// yuv422_to_rgb
module yuv422_to_rgb (
input             pclk               ,  
input             presetn            ,  
input      [31:0] paddr              ,  
input      [31:0] pwdata             ,  
output reg [31:0] prdata             ,  
input         	  pwrite             ,  
input         	  psel               ,  
input         	  penable            , 
output            pslverr            ,  
output            pready             ,  
output reg        irq                ,  
output reg [95:0] rgb_out               
);
localparam IDLE    = 3'd0;
localparam LOAD    = 3'd1;
localparam CONVERT = 3'd2;
reg  [7:0] yuv_mem [0:7];     
reg  [7:0] y0;                
reg  [7:0] u0;                
reg  [7:0] y1;                
reg  [7:0] v0;                
reg  [7:0] y2;                
reg  [7:0] u1;                
reg  [7:0] y3;                
reg  [7:0] v1;                
wire [7:0] r0;                
wire [7:0] g0;                
wire [7:0] b0;                
wire [7:0] r1;                
wire [7:0] g1;                
wire [7:0] b1;                
wire [7:0] r2;                
wire [7:0] g2;                
wire [7:0] b2;                
wire [7:0] r3;                
wire [7:0] g3;                
wire [7:0] b3;                
reg        cnt_writes;        
reg  [2:0] state;             
reg        start_conversion;  
wire [3:0] result_ready;      
yuv_to_rgb conv0 (.clk(pclk), .rst_n(presetn), .start_conversion(start_conversion), .y(y0), .u(u0), .v(v0), .r(r0), .g(g0), .b(b0), .pixel_ready(result_ready[0]));
yuv_to_rgb conv1 (.clk(pclk), .rst_n(presetn), .start_conversion(start_conversion), .y(y1), .u(u0), .v(v0), .r(r1), .g(g1), .b(b1), .pixel_ready(result_ready[1]));
yuv_to_rgb conv2 (.clk(pclk), .rst_n(presetn), .start_conversion(start_conversion), .y(y2), .u(u1), .v(v1), .r(r2), .g(g2), .b(b2), .pixel_ready(result_ready[2]));
  ...
Size in the first run: ~2800 cells after synthesis.
make LEC_CHECK=0 ABC_AREA=0 CAP_MARGIN=20 CELL_PAD_IN_SITES_GLOBAL_PLACEMENT=3 CORE_ASPECT_RATIO=1.36 CORE_MARGIN=4 CORE_UTILIZATION=40 GPL_ROUTABILITY_DRIVEN=0 GPL_TIMING_DRIVEN=0 MAX_ROUTING_LAYER=met4 MIN_ROUTING_LAYER=met2 SETUP_SLACK_MARGIN=-0.67 SLEW_MARGIN=15 TNS_END_PERCENT=5 finish   # period 7.15 ns
run.sh (not shown) runs the stock make flow with config.mk's settings and CLKGATE_MAP_FILE=.
The first run produced a layout that fails on setup timing.
Edit:
ABC_AREA = default   (was 0)
CORE_ASPECT_RATIO = default   (was 1.36)
CORE_MARGIN = 2   (was 4)
GPL_ROUTABILITY_DRIVEN = default   (was 0)
MAX_ROUTING_LAYER = default   (was met4)
MIN_ROUTING_LAYER = default   (was met2)
SETUP_SLACK_MARGIN = default   (was -0.67)
SLEW_MARGIN = 20   (was 15)
TNS_END_PERCENT = default   (was 5)
clock period = 9.0 ns   (was 7.15 ns; I/O delays follow)
Outcome: The new run passed the timing, DRC and antenna checks; setup slack improves by 990 ps; global-route usage decreases by 13 points; clock-buffer cell count increases by 2; wire length decreases by 7.0%; clock skew increases by 34 ps; die area decreases by about 3%; hold slack improves by 6.7 ps.
Edit:
CELL_PAD_IN_SITES_GLOBAL_PLACEMENT = default   (was 3)
CORE_UTILIZATION = 19   (was 40)
GPL_TIMING_DRIVEN = default   (was 0)
clock period = 8.15 ns   (was 9.0 ns; I/O delays follow)
The new run completed with no timing, DRC or antenna violations. Clock skew came out lower by 29 ps. Maximum frequency came out higher by 10%. Routed wire length came out lower by 4.3%. Cell area came out higher by about 3.5%.
Edit:
CORE_UTILIZATION = 68   (was 19)
CTS_CLUSTER_SIZE = 35   (was default)
clock period = 6.66 ns   (was 8.15 ns; I/O delays follow)
After rerunning: The new run produced a layout that fails on setup timing. Cell count came out lower by a quarter to a third. Via count increases by roughly a tenth. Sequential share of layout area falls by 0.54 points. Routed wire length went down slightly.
Edit:
CORE_UTILIZATION = 57   (was 68)
CTS_CLUSTER_SIZE = default   (was 35)
clock period = 4.53 ns   (was 6.66 ns; I/O delays follow)
The changed run produced a layout that fails on setup timing.
Count of clock-buffer cells in the layout goes up by 4.
Synthesized area stays the same.
Non-clock buffer count goes up by 392.
Die size goes up by about a fifth.
Cell count goes up by roughly a tenth.
Register-to-register slack is worse by 1900 ps.
Synthesized cell count does not change.
Routed wire length goes up by roughly a tenth.
Edit:
CORE_UTILIZATION = 40   (was 57)
clock period = 8.15 ns   (was 4.53 ns; I/O delays follow)
Effect:
- Now the flow finished clean
- non-clock buffer count falls by 582
- die size grows by well over a third
- via count fell by roughly a tenth

* * *

Setup of run K:
Starting RTL as in the previous note.
==> flow/design.v (excerpt) <==
module yuv422_to_rgb (
input             pclk               ,  
input             presetn            ,  
input      [31:0] paddr              ,  
input      [31:0] pwdata             ,  
output reg [31:0] prdata             ,  
input         	  pwrite             ,  
input         	  psel               ,  
input         	  penable            , 
output            pslverr            ,  
output            pready             ,  
output reg        irq                ,  
output reg [95:0] rgb_out               
);
Settings: LEC_CHECK=0, ABC_AREA=1, CAP_MARGIN=20, CELL_PAD_IN_SITES_DETAIL_PLACEMENT=0, CELL_PAD_IN_SITES_GLOBAL_PLACEMENT=1, CORE_ASPECT_RATIO=0.9, CORE_MARGIN=2, CORE_UTILIZATION=47, GPL_TIMING_DRIVEN=0, MIN_ROUTING_LAYER=met2, PLACE_DENSITY_LB_ADDON=0.26, SETUP_SLACK_MARGIN=0.19, SLEW_MARGIN=20, TNS_END_PERCENT=100; clock period 11.9 ns.
Run K finished all stages; the layout is clean.
Setup changes, run K to run R
Settings: CELL_PAD_IN_SITES_GLOBAL_PLACEMENT: 1 -> unset; SETUP_SLACK_MARGIN: 0.19 -> unset; CORE_ASPECT_RATIO: 0.9 -> unset; PLACE_DENSITY: unset -> 0.42; MIN_ROUTING_LAYER: met2 -> unset; ABC_AREA: 1 -> unset; TNS_END_PERCENT: 100 -> unset; PLACE_DENSITY_LB_ADDON: 0.26 -> unset; CORE_UTILIZATION: 47 -> 62; GPL_TIMING_DRIVEN: 0 -> unset; CELL_PAD_IN_SITES_DETAIL_PLACEMENT: 0 -> unset; the clock period (ns, I/O delays scaled along): 11.9 -> 6.88.
==> comparison <==
Comparing run K and run R, clock-cell share of area is lower on run R.
[run R] flow finished | final checks: failed | reasons: negative setup slack
Global-route usage down 9.4 points in run R wrt run K
When the final numbers for run K and run R were put side by side, the number of stages on the worst setup path turned out to be greater in run K.
